==> inputs of 08-25 <==
==> flow/design.v <==
module ALU #(parameter w = 8) (
    clk, rst, CE, IN_valid, MODE, CMD, OPA, OPB, Cin,
    ERR, RES, OF, COUT, G, L, E);
    input clk;
    input rst;
    input CE;
    input [1:0] IN_valid;
    input MODE;
    input [3:0] CMD;
    input [w-1:0] OPA;
    input [w-1:0] OPB;
    input Cin;
    output reg ERR;
    output reg OF;
    output reg COUT;
    output reg G;
    output reg L;
    output reg E;
    output reg [2*w:0] RES;
reg [1:0] IN_valid_t;
reg [3:0] CMD_t;
reg MODE_t, Cin_t;
reg [w-1:0] OPA_t, OPB_t;
reg ERR_t, OF_t, COUT_t, G_t, L_t, E_t;
reg [2*w:0] RES_t, RES_m;
reg signed [w-1:0] sOPA, sOPB;
reg signed [2*w:0] sRES;
reg [$clog2(w)-1:0] shift_amount;
always @(posedge clk or posedge rst) begin  
    if(rst) begin
        OPA_t <= 0;
        OPB_t <= 0;
        Cin_t <= 0;
        IN_valid_t <= 0;
        MODE_t <= 0;
        CMD_t <= 0; end
     else if(CE) begin
        OPA_t <= OPA;
        OPB_t <= OPB;
        Cin_t <= Cin;
        IN_valid_t <= IN_valid;
        MODE_t <= MODE;
        CMD_t <= CMD; end   
end
always @(*) begin
    ERR_t = 0;    
    sOPA = 0;
    sOPB = 0;
    sRES = 0;
    shift_amount = 0;
    OF_t = 0;
    COUT_t = 0;
    G_t = 0;
    L_t = 0;
    E_t = 0;
    RES_t = 0;
    if(MODE_t) begin
        case(CMD_t)
            4'b0000: begin 
                        if(IN_valid_t == 2'b11) begin
                            RES_t = OPA_t + OPB_t;
                            COUT_t = RES_t[w]; end
                        else ERR_t = 1; end
            4'b0001: begin 
                        if(IN_valid_t == 2'b11) begin
                            RES_t = OPA_t - OPB_t;
                            OF_t = (OPA_t < OPB_t) ? 1 : 0; end
                        else ERR_t = 1; end
            4'b0010: begin 
                        if(IN_valid_t == 2'b11) begin
                            RES_t = OPA_t + OPB_t + Cin_t;
                            COUT_t = RES_t[w]; end
                        else ERR_t = 1; end
            4'b0011: begin 
                        if(IN_valid_t == 2'b11) begin
                            RES_t = OPA_t - OPB_t - Cin_t;
                            OF_t = (OPA_t < (OPB_t + Cin_t)); end
                        else ERR_t = 1; end
            4'b0100: begin 
                        if(IN_valid_t[0] == 1'b1) begin
                            RES_t = OPA_t + 1'b1;
                            COUT_t = RES_t[w]; end
                        else ERR_t = 1; end
            4'b0101: begin 
                        if(IN_valid_t[0] == 1'b1) begin
                            RES_t = OPA_t - 1'b1;
                            OF_t = RES_t[w]; end
                        else ERR_t = 1; end
            4'b0110: begin 
                        if(IN_valid_t[1] == 1'b1) begin
                            RES_t = OPB_t + 1'b1;
                            COUT_t = RES_t[w]; end
                        else ERR_t = 1; end
            4'b0111: begin 
                        if(IN_valid_t[1] == 1'b1) begin
                            RES_t = OPB_t - 1'b1;
                            OF_t = RES_t[w]; end
                        else ERR_t = 1; end
            4'b1000: begin 
                        if(IN_valid_t == 2'b11) begin
                            E_t = (OPA_t == OPB_t) ? 1 : 0;
                            L_t = (OPA_t < OPB_t) ? 1 : 0;
                            G_t = (OPA_t > OPB_t) ? 1 : 0; end
                        else ERR_t = 1; end
            4'b1001: begin 
                        if(IN_valid_t == 2'b11) begin
                            RES_t = (OPA_t + 1) * (OPB_t + 1); end
                        else ERR_t = 1; end
            4'b1010: begin 
                        if(IN_valid_t == 2'b11) begin
                            RES_t = (OPA_t << 1) * OPB_t; end
                        else ERR_t = 1; end
            4'b1011: begin
                        if(IN_valid_t == 2'b11) begin
                            sOPA = $signed(OPA_t);
                            sOPB = $signed(OPB_t);
                            sRES = sOPA + sOPB;
                            RES_t = sRES;
                            OF_t = ((sOPA[w-1] == sOPB[w-1]) && (sRES[w-1] != sOPA[w-1]));
                            E_t = (sOPA == sOPB) ? 1 : 0;
                            L_t = (sOPA < sOPB) ? 1 : 0;
                            G_t = (sOPA > sOPB) ? 1 : 0; end
                        else ERR_t = 1; end
            4'b1100: begin
                        if(IN_valid_t == 2'b11) begin
                            sOPA = $signed(OPA_t);
                            sOPB = $signed(OPB_t);
                            sRES = sOPA - sOPB;
                            RES_t = sRES;
                            OF_t = ((sOPA[w-1] != sOPB[w-1]) && (sRES[w-1] != sOPA[w-1]));
                            E_t = (sOPA == sOPB) ? 1 : 0;
                            L_t = (sOPA < sOPB) ? 1 : 0;
                            G_t = (sOPA > sOPB) ? 1 : 0; end
                        else ERR_t = 1; end
            default: begin
                        RES_t = 0;
                        COUT_t = 1'b0;
                        OF_t = 1'b0;
                        G_t = 1'b0;
                        E_t = 1'b0;
                        L_t = 1'b0;
                        ERR_t = 1'b1; end
             endcase
             end
    else begin 
        case(CMD_t)
          4'b0000: begin
                      if(IN_valid_t == 2'b11) begin
                          RES_t = OPA_t & OPB_t; end
                      else ERR_t = 1; end
          4'b0001: begin
                      if(IN_valid_t == 2'b11) begin
                          RES_t = ~(OPA_t & OPB_t);
                          RES_t[2*w-1 : 8] = 0; end
                      else ERR_t = 1; end
          4'b0010: begin
                      if(IN_valid_t == 2'b11) begin
                          RES_t = OPA_t | OPB_t; end
                      else ERR_t = 1; end
          4'b0011: begin
                      if(IN_valid_t == 2'b11) begin
                          RES_t = ~(OPA_t | OPB_t);
                          RES_t[2*w-1 : 8] = 0; end
                      else ERR_t = 1; end
          4'b0100: begin
                      if(IN_valid_t == 2'b11) begin
                          RES_t = OPA_t ^ OPB_t; end
                      else ERR_t = 1; end
          4'b0101: begin
                      if(IN_valid_t == 2'b11) begin
                          RES_t = ~(OPA_t ^ OPB_t);
                          RES_t[2*w-1 : 8] = 0; end
                      else ERR_t = 1; end
          4'b0110: begin
                      if(IN_valid_t[0] == 1'b1) begin
                          RES_t = ~OPA_t;
                          RES_t[2*w-1 : 8] = 0; end
                      else ERR_t = 1; end
          4'b0111: begin
                      if(IN_valid_t[1] == 1'b1) begin
                          RES_t = ~OPB_t;
                          RES_t[2*w-1 : 8] = 0; end
                      else ERR_t = 1; end
          4'b1000: begin
                      if(IN_valid_t[0] == 1'b1) begin
                          RES_t = OPA_t >> 1; end
                      else ERR_t = 1; end
          4'b1001: begin
                      if(IN_valid_t[0] == 1'b1) begin
                          RES_t = OPA_t << 1; end
                      else ERR_t = 1; end
          4'b1010: begin
                      if(IN_valid_t[1] == 1'b1) begin
                          RES_t = OPB_t >> 1; end
                      else ERR_t = 1; end
          4'b1011: begin
                      if(IN_valid_t[1] == 1'b1) begin
                          RES_t = OPB_t << 1; end
                      else ERR_t = 1; end
          4'b1100: begin 
                      if(IN_valid_t == 2'b11) begin
                          if( |(OPB_t[(w-1) : ($clog2(w)+1)]))
                               ERR_t = 1;
                          else begin
                               shift_amount = OPB_t[$clog2(w)-1:0];
                               RES_t = {1'b0, ((OPA_t << shift_amount) | OPA_t >> (w - shift_amount))}; end end
                      else  ERR_t = 1; end
          4'b1101: begin 
                      if(IN_valid_t == 2'b11) begin
                          if( |(OPB_t[(w-1) : ($clog2(w)+1)]))
                               ERR_t = 1;
                          else begin
                               shift_amount = OPB_t[$clog2(w)-1:0];
                               RES_t = {1'b0, ((OPA_t >> shift_amount) | OPA_t << (w - shift_amount))}; end end
                      else  ERR_t = 1; end
          default: begin
                        RES_t = 0;
                        ERR_t = 1'b1; end
             endcase
             end
end
always @(posedge clk or posedge rst) begin
    if (rst) begin
        RES  <= 0;
        COUT <= 0;
        OF   <= 0;
        G    <= 0;
        L    <= 0;
        E    <= 0;
        ERR  <= 0;
        RES_m <= 0;
    end 
    else if (CE) begin
        if ((CMD_t == 4'b1001 || CMD_t == 4'b1010) && MODE_t == 1) begin
            RES_m <= RES_t;
            RES <= RES_m;
        end
        else
            RES <= RES_t;
            COUT <= COUT_t;
            OF   <= OF_t;
            G    <= G_t;
            L    <= L_t;
            E    <= E_t;
            ERR  <= ERR_t;
  end
end
endmodule
==> flow/run.sh <==
#!/bin/bash
# the make line also repeats each setting of config.mk as NAME=value (left out here)
make -C /OpenROAD-flow-scripts/flow DESIGN_CONFIG=/design/flow/config.mk WORK_HOME=/design/flow/orfs CLKGATE_MAP_FILE= finish
==> flow/config.mk <==
export PLATFORM = sky130hd
export DESIGN_NAME = ALU
export DESIGN_NICKNAME = ALU
export VERILOG_FILES = /design/flow/design.v
export SDC_FILE = /design/flow/constraint.sdc
export NUM_CORES = 4
export LEC_CHECK = 0
export CAP_MARGIN = 20
export CORE_ASPECT_RATIO = 0.5
export CORE_MARGIN = 8
export CORE_UTILIZATION = 45
export CTS_CLUSTER_DIAMETER = 332
export CTS_CLUSTER_SIZE = 98
export PLACE_DENSITY = 0.35
export SLEW_MARGIN = 20
export TNS_END_PERCENT = 10
==> flow/constraint.sdc <==
create_clock -name core_clock -period 6.0 [get_ports {clk}]
set_input_delay 1.2000 -clock core_clock [delete_from_list [all_inputs] [get_ports {clk}]]
set_output_delay 1.2000 -clock core_clock [all_outputs]
set_load 0.01 [all_outputs]
==> 06-02: changes against 08-25 <==
CORE_ASPECT_RATIO = unset   (was 0.5)
CORE_MARGIN = 2   (was 8)
CORE_UTILIZATION = 72   (was 45)
CTS_CLUSTER_DIAMETER = unset   (was 332)
CTS_CLUSTER_SIZE = 31   (was 98)
PLACE_DENSITY = 0.67   (was 0.35)
SETUP_SLACK_MARGIN = -0.29   (was unset)
TNS_END_PERCENT = unset   (was 10)
==> flow/constraint.sdc (replaced) <==
create_clock -name core_clock -period 4.97 [get_ports {clk}]
set_input_delay 0.9940 -clock core_clock [delete_from_list [all_inputs] [get_ports {clk}]]
set_output_delay 0.9940 -clock core_clock [all_outputs]
set_load 0.01 [all_outputs]
==> comparison <==
- 08-25 passed the timing, design-rule and antenna checks. 06-02 never finished: it broke off in global routing (5_1_grt).
- In 06-02 the die size is lower than in 08-25, by 46%.
- In area after synthesis, 06-02 and 08-25 do not differ.
- Synthesized cell count is the same in 08-25 and 06-02.

---

==> job 3516: inputs <==
// ALU: RTL as listed in full above, without the edits since
clock: 4.77 ns
lec_check: 0
cap_margin: 20
core_margin: 2
core_utilization: 72
cts_cluster_diameter: 28
cts_cluster_size: 47
place_density_lb_addon: 0.0
slew_margin: 20
run.sh (not shown) runs the stock make flow with config.mk's settings and CLKGATE_MAP_FILE=.
==> job 5477: changes against job 3516 <==
ABC_AREA = 1   (was unset)
CORE_UTILIZATION = 69   (was 72)
CTS_CLUSTER_DIAMETER = 36   (was 28)
CTS_CLUSTER_SIZE = 91   (was 47)
PLACE_DENSITY = 0.35   (was unset)
PLACE_DENSITY_LB_ADDON = unset   (was 0.0)
SETUP_SLACK_MARGIN = -0.29   (was unset)
==> flow/constraint.sdc (replaced) <==
create_clock -name core_clock -period 4.85 [get_ports {clk}]
set_input_delay 0.9700 -clock core_clock [delete_from_list [all_inputs] [get_ports {clk}]]
set_output_delay 0.9700 -clock core_clock [all_outputs]
set_load 0.01 [all_outputs]
==> job 7212: changes against job 3516 <==
CORE_UTILIZATION = 40   (was 72)
CTS_CLUSTER_DIAMETER = unset   (was 28)
CTS_CLUSTER_SIZE = unset   (was 47)
PLACE_DENSITY_LB_ADDON = unset   (was 0.0)
==> flow/constraint.sdc (replaced) <==
create_clock -name core_clock -period 6.0 [get_ports {clk}]
set_input_delay 1.2000 -clock core_clock [delete_from_list [all_inputs] [get_ports {clk}]]
set_output_delay 1.2000 -clock core_clock [all_outputs]
set_load 0.01 [all_outputs]
==> job 4092: changes against job 3516 <==
CORE_ASPECT_RATIO = 1.45   (was unset)
CORE_UTILIZATION = 38   (was 72)
CTS_CLUSTER_DIAMETER = unset   (was 28)
CTS_CLUSTER_SIZE = unset   (was 47)
GPL_ROUTABILITY_DRIVEN = 0   (was unset)
GPL_TIMING_DRIVEN = 1   (was unset)
MAX_ROUTING_LAYER = met4   (was unset)
PLACE_DENSITY_LB_ADDON = unset   (was 0.0)
==> flow/constraint.sdc (replaced) <==
create_clock -name core_clock -period 5.06 [get_ports {clk}]
set_input_delay 1.0120 -clock core_clock [delete_from_list [all_inputs] [get_ports {clk}]]
set_output_delay 1.0120 -clock core_clock [all_outputs]
set_load 0.01 [all_outputs]
==> git commit body <==
Log flow metrics for this revision

* Last stage the flow got to: global routing (5_1_grt)
- Post-synth cell types: 82
* Multiplexer share of the synthesized area: 0.0313
* Total track usage: 0.817
- Error message: [ERROR GRT-0232] Routing congestion too high. Check the congestion heatmap in the GUI.
* Main area contributors: sky130_fd_sc_hd__fa_1 15%, sky130_fd_sc_hd__dfrtp_1 14%, sky130_fd_sc_hd__ha_1 12%
* Mean post-synth cell area: 7.74 um^2
- According to the Yosys statistics, the synthesized design has a chip area of 11700 um^2.
- Run status: stopped before the end
- Post-synthesis instance area: 11700 um^2
- Placer's final routability congestion estimate: 1.21
- The global route stage reports its total congestion overflow as 169.
- Worst setup slack before clock tree synthesis: -0.636 ns
- Total setup buffers inserted after CTS: 16
* Cell resize tally after clock tree synthesis: 57
- In the global route stage, met1 resource usage came out at 0.830.
- Net Count, Synth: 1747
- The share of synthesized area in the top cell type comes to 0.148.
[end of results for job 3516]
==> git commit body <==
Refresh implementation metrics

- The cell area that synthesis handed to floorplanning was 11700 um^2.
* Main area contributors: sky130_fd_sc_hd__fa_1 15%, sky130_fd_sc_hd__dfrtp_1 14%, sky130_fd_sc_hd__ha_1 12%
* Aggregate global routing overflow: 0
- Of the post-synthesis cell area, the dominant cell type holds 0.148.
* Post-synth cell types: 82
- Mean post-synth cell area: 7.74 um^2
- Multiplexer share of the synthesized area: 0.0313
- Cell resize tally after clock tree synthesis: 0
- The run finished with no timing, DRC or antenna violations.
- Yosys reports a chip area of 11700 um^2.
- The net count after synthesis is 1747.
- Per the gpl log, the routability congestion estimate is 1.05.
[end of results for job 7212]
==> git commit body <==
Refresh implementation metrics

- Run status: failed layout checks
- SO Viols: negative setup slack
- Per the GRT congestion report, total overflow comes to 0.
- Total track usage: 0.523
- Main area contributors: sky130_fd_sc_hd__nand2_1 15%, sky130_fd_sc_hd__fa_1 14%, sky130_fd_sc_hd__dfrtp_1 13%
- Post-synthesis instance area: 12300 um^2
- Total setup buffers inserted after CTS: 4
- Multiplexer share of the synthesized area: 0
- Least setup slack across all paths after layout: -0.927 ns
- Cell resize tally after clock tree synthesis: 27
- In this run the mean area of a mapped cell was 6.57 um^2.
- The number of different library cells used by synthesis comes to 63.
- Timing analysis after detailed placement gives a worst setup slack of -0.598 ns.
- # setup viols final: 24
* Chip area in the Yosys report: 12300 um^2
[end of results for job 5477]
==> git commit body <==
Refresh implementation metrics

- Run status: failed layout checks
- SO Viols: negative setup slack
* Max Slew Vio Count: 0
* Net Count, Synth: 1747
- Met1 global-route usage: 0.346
- The global route stage reports its total congestion overflow as 0.
* Least setup slack across all paths after layout: -0.219 ns
- Yosys top cell area share: 0.148
- The number of setup buffers added after CTS is 8.
- The average instance in the mapped netlist occupies 7.74 um^2.
- The cell area that synthesis handed to floorplanning was 11700 um^2.
* # setup viols final: 19
* Total track usage: 0.320
- No sink is reached through more buffers than the 2 on the longest clock path.
- In this run, distinct cell masters in the synthesized netlist total 82.
* Cell resize tally after clock tree synthesis: 46
[end of results for job 4092]

---

==> run a <==
// ALU: RTL as listed in full above, without the edits since
Settings: LEC_CHECK=0, ABC_AREA=0, CAP_MARGIN=10, CELL_PAD_IN_SITES_DETAIL_PLACEMENT=1, CORE_ASPECT_RATIO=1.09, CORE_MARGIN=3, CORE_UTILIZATION=49, CTS_CLUSTER_DIAMETER=357, CTS_CLUSTER_SIZE=12, GPL_TIMING_DRIVEN=0, MAX_ROUTING_LAYER=met4, MIN_ROUTING_LAYER=met2, PLACE_DENSITY_LB_ADDON=0.01, SETUP_SLACK_MARGIN=1.29, SLEW_MARGIN=20; clock period 4.73 ns.
==> inputs of run b, as changes to run a <==
ABC_AREA = default   (was 0)
CAP_MARGIN = 25   (was 10)
CORE_ASPECT_RATIO = default   (was 1.09)
CORE_MARGIN = 2   (was 3)
CORE_UTILIZATION = 62   (was 49)
CTS_CLUSTER_DIAMETER = default   (was 357)
CTS_CLUSTER_SIZE = 76   (was 12)
MAX_ROUTING_LAYER = default   (was met4)
MIN_ROUTING_LAYER = default   (was met2)
SETUP_SLACK_MARGIN = 0.4   (was 1.29)
==> flow/constraint.sdc (replaced) <==
create_clock -name core_clock -period 7.44 [get_ports {clk}]
set_input_delay 1.4880 -clock core_clock [delete_from_list [all_inputs] [get_ports {clk}]]
set_output_delay 1.4880 -clock core_clock [all_outputs]
set_load 0.01 [all_outputs]
==> inputs of run c, as changes to run a <==
ABC_AREA = 1   (was 0)
CAP_MARGIN = 20   (was 10)
CELL_PAD_IN_SITES_DETAIL_PLACEMENT = default   (was 1)
CORE_ASPECT_RATIO = default   (was 1.09)
CORE_MARGIN = 2   (was 3)
CORE_UTILIZATION = 67   (was 49)
CTS_CLUSTER_DIAMETER = default   (was 357)
CTS_CLUSTER_SIZE = default   (was 12)
GPL_TIMING_DRIVEN = default   (was 0)
MAX_ROUTING_LAYER = default   (was met4)
MIN_ROUTING_LAYER = default   (was met2)
PLACE_DENSITY_LB_ADDON = default   (was 0.01)
SETUP_SLACK_MARGIN = default   (was 1.29)
==> flow/constraint.sdc (replaced) <==
create_clock -name core_clock -period 9.05 [get_ports {clk}]
set_input_delay 1.8100 -clock core_clock [delete_from_list [all_inputs] [get_ports {clk}]]
set_output_delay 1.8100 -clock core_clock [all_outputs]
set_load 0.01 [all_outputs]
==> comparison table <==
Result of the run: run a aborted with a tool error; run c no timing/DRC/antenna violations; run b aborted with a tool error
Stage where the flow stopped: run a global routing (5_1_grt); run c -; run b clock tree synthesis (4_1_cts)
Synthesized cell area: run a 11740 sq um; run c 12290 sq um; run b 11740 sq um
Post-synthesis compound-gate area fraction: run a 20.35%; run c 14.53%; run b 20.35%
Avg Synthesized Cell Area: run a 7.739 sq um; run c 6.574 sq um; run b 7.739 sq um
Number of buffers inserted to repair setup after CTS: run a 92; run c 0; run b -
Die height: run a 167.6 um; run c 139.5 um; run b 141.6 um
Area share of xor/xnor cells in the synthesized design: run a 6.309%; run c 2.035%; run b 6.309%
Adder and majority gate portion of the synthesized area: run a 27.20%; run c 25.97%; run b 27.20%
Count of cell types in the netlist: run a 82; run c 63; run b 82
Count of standard-cell rows: run a 58; run c 49; run b 50
Area share, top type: run a 14.84%; run c 15.24%; run b 14.84%
Area reported by Yosys stat: run a 11740 sq um; run c 12290 sq um; run b 11740 sq um
And+or+nand+nor area frac: run a 21.38%; run c 31.21%; run b 21.38%
Most frequently used cell type in the post-synthesis netlist: run a sky130_fd_sc_hd__nor2_1; run c sky130_fd_sc_hd__nand2_1; run b sky130_fd_sc_hd__nor2_1
Number of CTS-inserted buffers: run a 9; run c 9; run b -
Fp_density: run a 50.40%; run c 68.44%; run b 62.97%
Placed wire-length estimate after detailed placement: run a 49.60 mm; run c 35.50 mm; run b 53.79 mm
GPL Wtd Cong: run a 1.275; run c 1.112; run b 1.055
Post-place setup slack: run a -1.837 ns; run c 2.896 ns; run b -1.419 ns
Dominant cell type by area after synthesis: run a sky130_fd_sc_hd__fa_1; run c sky130_fd_sc_hd__nand2_1; run b sky130_fd_sc_hd__fa_1
H-tree depth: run a 3; run c 3; run b -
Inst Count DP: run a 1869; run c 2098; run b 1804
Longest Clk Path Bufs: run a 2; run c 2; run b -
